==> inputs of tundra <==
## TNS_dec_33
module TNS_dec_33(
    input wire clk,
    input wire rst_n,
    input wire [32:0] codein,
    output reg [30 - 1 : 0] dataout
    );
Settings: LEC_CHECK=0, ABC_AREA=0, CAP_MARGIN=10, CELL_PAD_IN_SITES_DETAIL_PLACEMENT=1, CELL_PAD_IN_SITES_GLOBAL_PLACEMENT=3, CORE_MARGIN=2, CORE_UTILIZATION=35, CTS_CLUSTER_DIAMETER=276, CTS_CLUSTER_SIZE=89, MAX_ROUTING_LAYER=met5, MIN_ROUTING_LAYER=met2, PLACE_DENSITY_LB_ADDON=0.28, SETUP_SLACK_MARGIN=1.61, SLEW_MARGIN=20, TNS_END_PERCENT=85; clock period 6.48 ns.
run.sh (not shown) runs the stock make flow with config.mk's settings and CLKGATE_MAP_FILE=.
==> nickel (differences from tundra) <==
Settings changed: CELL_PAD_IN_SITES_DETAIL_PLACEMENT 1 to 0, CELL_PAD_IN_SITES_GLOBAL_PLACEMENT 3 to 0, GPL_TIMING_DRIVEN from default to 0.
==> maple (differences from tundra) <==
Settings changed: ABC_AREA 0 to 1, CAP_MARGIN 10 to 20, CELL_PAD_IN_SITES_DETAIL_PLACEMENT 1 to default, CELL_PAD_IN_SITES_GLOBAL_PLACEMENT 3 to default, CORE_UTILIZATION 35 to 25, CTS_CLUSTER_DIAMETER 276 to default, CTS_CLUSTER_SIZE 89 to default, MAX_ROUTING_LAYER met5 to default, MIN_ROUTING_LAYER met2 to default, PLACE_DENSITY_LB_ADDON 0.28 to default, SETUP_SLACK_MARGIN 1.61 to default, TNS_END_PERCENT 85 to default.
==> flow/constraint.sdc (replaced) <==
create_clock -name core_clock -period 8.8 [get_ports {clk}]
set_input_delay 1.7600 -clock core_clock [delete_from_list [all_inputs] [get_ports {clk}]]
set_output_delay 1.7600 -clock core_clock [all_outputs]
set_load 0.01 [all_outputs]
==> results <==
tundra completed, yet does not pass: negative setup slack. maple completed with no timing, DRC or antenna violations. nickel finished but fails on negative setup slack. Against tundra, the global-route usage of maple is lower by 17 points. The highest critical path depth belongs to maple, the lowest to nickel. Worst setup slack: nickel is lower than maple (1.4 ns). In clock-buffer cell count, maple and tundra do not differ. Between maple and tundra, the lower via count is in maple (gap 25%, measured against tundra). Non-clock buffer count: maple < nickel < tundra.
==> figures <==
	tundra	maple	nickel
Routed length per placed instance	17.8 um	14.6 um	16.1 um
Signal buffers share of area	17.4%	6.01%	7.78%
Status	failed layout checks	no timing/DRC/antenna violations	failed layout checks
Reasons for failing layout checks	negative setup slack	-	negative setup slack
First drt pass iteration count	5	4	44
Logic inverters	326	406	326
Weighted congestion at the end of routability-driven global placement	0.881	0.939	0.908
Required time at the worst-slack endpoint	6.68 ns	8.96 ns	6.62 ns
# Cells Yosys	914	1,137	914
Count of endpoints failing setup in the final report	23	0	21
Most prevalent standard cell on the critical path	fa_1	inv_1	fa_2
Core occupancy in the finished layout	48.1%	29.2%	42.4%
Tap cell count	341	525	341
Starting density of the core	35.5%	25.5%	35.5%
Clock buffer and inverter area fraction after layout	1.14%	1.27%	1.30%

========
==> inputs of wip/xenon <==
TNS_dec_33 again, from the RTL that the note above started with.
// TNS_dec_33
module TNS_dec_33(
    input wire clk,
    input wire rst_n,
    input wire [32:0] codein,
    output reg [30 - 1 : 0] dataout
    );
    wire [30 - 1 : 0] dataout_wire;
    assign dataout_wire = (codein[32]*847425747) + (codein[31]*564950498) + (codein[30]*282475249) + 
                    (codein[29]*121060821) + (codein[28]*80707214) + (codein[27]*40353607) + 
                    (codein[26]*17294403) + (codein[25]*11529602) + (codein[24]*5764801) + 
                    (codein[23]*2470629) + (codein[22]*1647086) + (codein[21]*823543) + 
                    (codein[20]*352947) + (codein[19]*235298) + (codein[18]*117649) + (codein[17]*50421) + (codein[16]*33614) + 
                    (codein[15]*16807) + (codein[14]*7203) + (codein[13]*4802) + (codein[12]*2401) + (codein[11]*1029) +
                    (codein[10]*686) + (codein[9]*343) + (codein[8]*147) + (codein[7]*98) + (codein[6]*49) +
                    (codein[5]*21) + (codein[4]*14) + (codein[3]*7) + (codein[2]*3) + (codein[1]*2) +
                    (codein[0]*1);
    always @(posedge clk or negedge rst_n) begin
        if (~rst_n) begin
            dataout <= 0;
        end
        else begin
            dataout <= dataout_wire;
        end
    end
endmodule
make LEC_CHECK=0 ABC_AREA=0 CAP_MARGIN=20 CORE_MARGIN=2 CORE_UTILIZATION=40 CTS_CLUSTER_DIAMETER=375 CTS_CLUSTER_SIZE=100 SLEW_MARGIN=20 TNS_END_PERCENT=10 finish   # period 12.0 ns
==> inputs of wip/amber, as changes to wip/xenon <==
ABC_AREA = not set   (was 0)
CORE_UTILIZATION = 59   (was 40)
CTS_CLUSTER_DIAMETER = not set   (was 375)
CTS_CLUSTER_SIZE = not set   (was 100)
TNS_END_PERCENT = not set   (was 10)
==> flow/constraint.sdc (replaced) <==
create_clock -name core_clock -period 5.56 [get_ports {clk}]
set_input_delay 1.1120 -clock core_clock [delete_from_list [all_inputs] [get_ports {clk}]]
set_output_delay 1.1120 -clock core_clock [all_outputs]
set_load 0.01 [all_outputs]
==> inputs of wip/zinc, as changes to wip/xenon <==
ABC_AREA = not set   (was 0)
CAP_MARGIN = 15   (was 20)
CELL_PAD_IN_SITES_DETAIL_PLACEMENT = 2   (was not set)
CELL_PAD_IN_SITES_GLOBAL_PLACEMENT = 2   (was not set)
CORE_ASPECT_RATIO = 0.78   (was not set)
CORE_UTILIZATION = 25   (was 40)
CTS_CLUSTER_DIAMETER = not set   (was 375)
CTS_CLUSTER_SIZE = 18   (was 100)
GPL_ROUTABILITY_DRIVEN = 0   (was not set)
GPL_TIMING_DRIVEN = 0   (was not set)
HOLD_SLACK_MARGIN = -0.06   (was not set)
MAX_ROUTING_LAYER = met4   (was not set)
MIN_ROUTING_LAYER = met2   (was not set)
PLACE_DENSITY_LB_ADDON = 0.12   (was not set)
SETUP_SLACK_MARGIN = -0.1   (was not set)
TNS_END_PERCENT = not set   (was 10)
==> GITHUB_STEP_SUMMARY <==
### Metrics collected by this job

| Metric | Value |
|---|---|
| Status | finished with violations |
| Failed Checks | negative setup slack |
| Critical path fanouts, max | 3 |
| WP depth | 24 |
| Die ar. | 17,100 µm² |
| Setup bufs post-CTS | 19 |
| Max Fclk | 145 MHz |
| FP Rows | 46 |
| GRT Max-Usage Layer | met2 |
| Final worst slack | -1.33 ns |
| Final setup violation count | 26 |
| Crit path launch | codein[30] |
# the run above: wip/amber

==> GITHUB_STEP_SUMMARY <==
### Metrics collected by this job

| Metric | Value |
|---|---|
| Final worst slack | 2.26 ns |
| Status | no timing/DRC/antenna violations |
| Crit path launch | codein[27] |
| Die ar. | 39,600 µm² |
| GRT Max-Usage Layer | met3 |
| WP depth | 23 |
| Final setup violation count | 0 |
| FP Rows | 63 |
| Max Fclk | 103 MHz |
# the run above: wip/zinc

==> GITHUB_STEP_SUMMARY <==
### Metrics collected by this job

| Metric | Value |
|---|---|
| Setup bufs post-CTS | 0 |
| Status | no timing/DRC/antenna violations |
| Final setup violation count | 0 |
| Critical path fanouts, max | 9 |
| Max Fclk | 108 MHz |
| FP Rows | 56 |
| Die ar. | 25,000 µm² |
| Crit path launch | codein[22] |
| GRT Max-Usage Layer | met2 |
# the run above: wip/xenon

